Design top, start of the top module:
module top(
    input logic clk,
    input logic rst,
    input logic [63:0] init_r,
    input logic [63:0] init_g,
    input logic [63:0] init_b,
    output logic _48b,
    output logic _45a
);
    logic [5:0] pixel;
    logic [4:0] frame;
    logic [10:0] address;
    logic [23:0] shift_reg;
    logic load_sreg;
    logic transmit_pixel;
    logic shift;
    logic ws2812b_out;
    logic ctrl_idle;
    localparam clock_rate = 12000000;
    assign address = { 5'd0, pixel };
    logic [7:0] frame_buffer_R [0:63];
    logic [7:0] frame_buffer_G [0:63];
    logic [7:0] frame_buffer_B [0:63];
    ws2812b u_ws (
        .clk                (clk),
        .rst                (rst),
        .serial_in          (shift_reg[23]),
        .transmit           (transmit_pixel),
        .ws2812b_out        (ws2812b_out),
        .shift              (shift)
    );
    controller #(
        .IDLE_CYCLES        (20'd1000)
    ) u_ctrl (
        .clk                (clk),
        .rst                (rst),
        .load_sreg          (load_sreg),
        .transmit_pixel     (transmit_pixel),
        .pixel              (pixel),
        .frame              (frame),
        .idle               (ctrl_idle)
    );
    localparam UPDATE_CYCLES = 30000;
    localparam logic [7:0] BRIGHTNESS = 8'h05;
    logic [63:0] frame_bits_R, frame_bits_G, frame_bits_B;
    logic [63:0] next_bits_R, next_bits_G, next_bits_B;
    logic auto_update_sig;
    always_comb begin
        for (int i = 0; i < 64; i++) begin
            frame_bits_R[i] = frame_buffer_R[i];
            frame_bits_G[i] = frame_buffer_G[i];
  ...
For scale: roughly 480 flip-flops, roughly 200 I/O pins, about 100000 µm² of cells after synthesis.
==> flow/config.mk <==
export PLATFORM = sky130hd
export DESIGN_NAME = top
export DESIGN_NICKNAME = top
export VERILOG_FILES = /design/flow/design.v
export SDC_FILE = /design/flow/constraint.sdc
export NUM_CORES = 4
export LEC_CHECK = 0
export CAP_MARGIN = 20
export CORE_MARGIN = 2
export CORE_UTILIZATION = 36
export SLEW_MARGIN = 20
==> flow/constraint.sdc <==
create_clock -name core_clock -period 8.63 [get_ports {clk}]
set_input_delay 1.7260 -clock core_clock [delete_from_list [all_inputs] [get_ports {clk}]]
set_output_delay 1.7260 -clock core_clock [all_outputs]
set_load 0.01 [all_outputs]
run.sh (not shown) runs the stock make flow with config.mk's settings and CLKGATE_MAP_FILE=.
The starting point completed with no timing, DRC or antenna violations.
Then changed:
--- a/flow/config.mk
+++ b/flow/config.mk
@@ -8,0 +9,2 @@
+export CELL_PAD_IN_SITES_DETAIL_PLACEMENT = 2
+export CORE_ASPECT_RATIO = 0.85
@@ -10 +12,7 @@
-export CORE_UTILIZATION = 36
+export CORE_UTILIZATION = 47
+export CTS_CLUSTER_SIZE = 53
+export GPL_ROUTABILITY_DRIVEN = 0
+export HOLD_SLACK_MARGIN = 0.15
+export MAX_ROUTING_LAYER = met4
+export MIN_ROUTING_LAYER = met2
+export PLACE_DENSITY = 0.89
@@ -11,0 +20 @@
+export TNS_END_PERCENT = 10
==> flow/constraint.sdc (replaced) <==
create_clock -name core_clock -period 5.11 [get_ports {clk}]
set_input_delay 1.0220 -clock core_clock [delete_from_list [all_inputs] [get_ports {clk}]]
set_output_delay 1.0220 -clock core_clock [all_outputs]
set_load 0.01 [all_outputs]
The new run never finished: it broke off in clock tree synthesis (4_1_cts).
Die area came out lower by 23%.
Synthesized cell count is unchanged.
Synthesized area stays the same.
Then changed:
==> flow/config.mk (replaced) <==
export PLATFORM = sky130hd
export DESIGN_NAME = top
export DESIGN_NICKNAME = top
export VERILOG_FILES = /design/flow/design.v
export SDC_FILE = /design/flow/constraint.sdc
export NUM_CORES = 4
export LEC_CHECK = 0
export ABC_AREA = 0
export CAP_MARGIN = 25
export CELL_PAD_IN_SITES_DETAIL_PLACEMENT = 2
export CELL_PAD_IN_SITES_GLOBAL_PLACEMENT = 1
export CORE_ASPECT_RATIO = 1.13
export CORE_MARGIN = 2
export CORE_UTILIZATION = 40
export CTS_CLUSTER_SIZE = 93
export GPL_ROUTABILITY_DRIVEN = 1
export HOLD_SLACK_MARGIN = -0.09
export MAX_ROUTING_LAYER = met5
export SETUP_SLACK_MARGIN = 2.36
export SLEW_MARGIN = 20
export TNS_END_PERCENT = 35
==> flow/constraint.sdc (replaced) <==
create_clock -name core_clock -period 14.6 [get_ports {clk}]
set_input_delay 2.9200 -clock core_clock [delete_from_list [all_inputs] [get_ports {clk}]]
set_output_delay 2.9200 -clock core_clock [all_outputs]
set_load 0.01 [all_outputs]
Result: With this change the flow produced a clean layout. Area after synthesis stays the same. Synthesized cell count is unchanged. Die size came out higher by 17%.
Then changed:
==> flow/config.mk (replaced) <==
export PLATFORM = sky130hd
export DESIGN_NAME = top
export DESIGN_NICKNAME = top
export VERILOG_FILES = /design/flow/design.v
export SDC_FILE = /design/flow/constraint.sdc
export NUM_CORES = 4
export LEC_CHECK = 0
export CAP_MARGIN = 25
export CELL_PAD_IN_SITES_DETAIL_PLACEMENT = 0
export CELL_PAD_IN_SITES_GLOBAL_PLACEMENT = 0
export CORE_MARGIN = 2
export CORE_UTILIZATION = 54
export CTS_CLUSTER_SIZE = 26
export PLACE_DENSITY_LB_ADDON = 0.14
export SETUP_SLACK_MARGIN = -0.2
export SLEW_MARGIN = 20
export TNS_END_PERCENT = 5
==> flow/constraint.sdc (replaced) <==
create_clock -name core_clock -period 9.97 [get_ports {clk}]
set_input_delay 1.9940 -clock core_clock [delete_from_list [all_inputs] [get_ports {clk}]]
set_output_delay 1.9940 -clock core_clock [all_outputs]
set_load 0.01 [all_outputs]
Result: Critical path depth increases by 6. Non-clock buffer count goes down by 23. Setup slack got worse by 2000 ps. Wire length falls by 22%. Utilization climbs by 14 points. Via count drops by 2.1%.
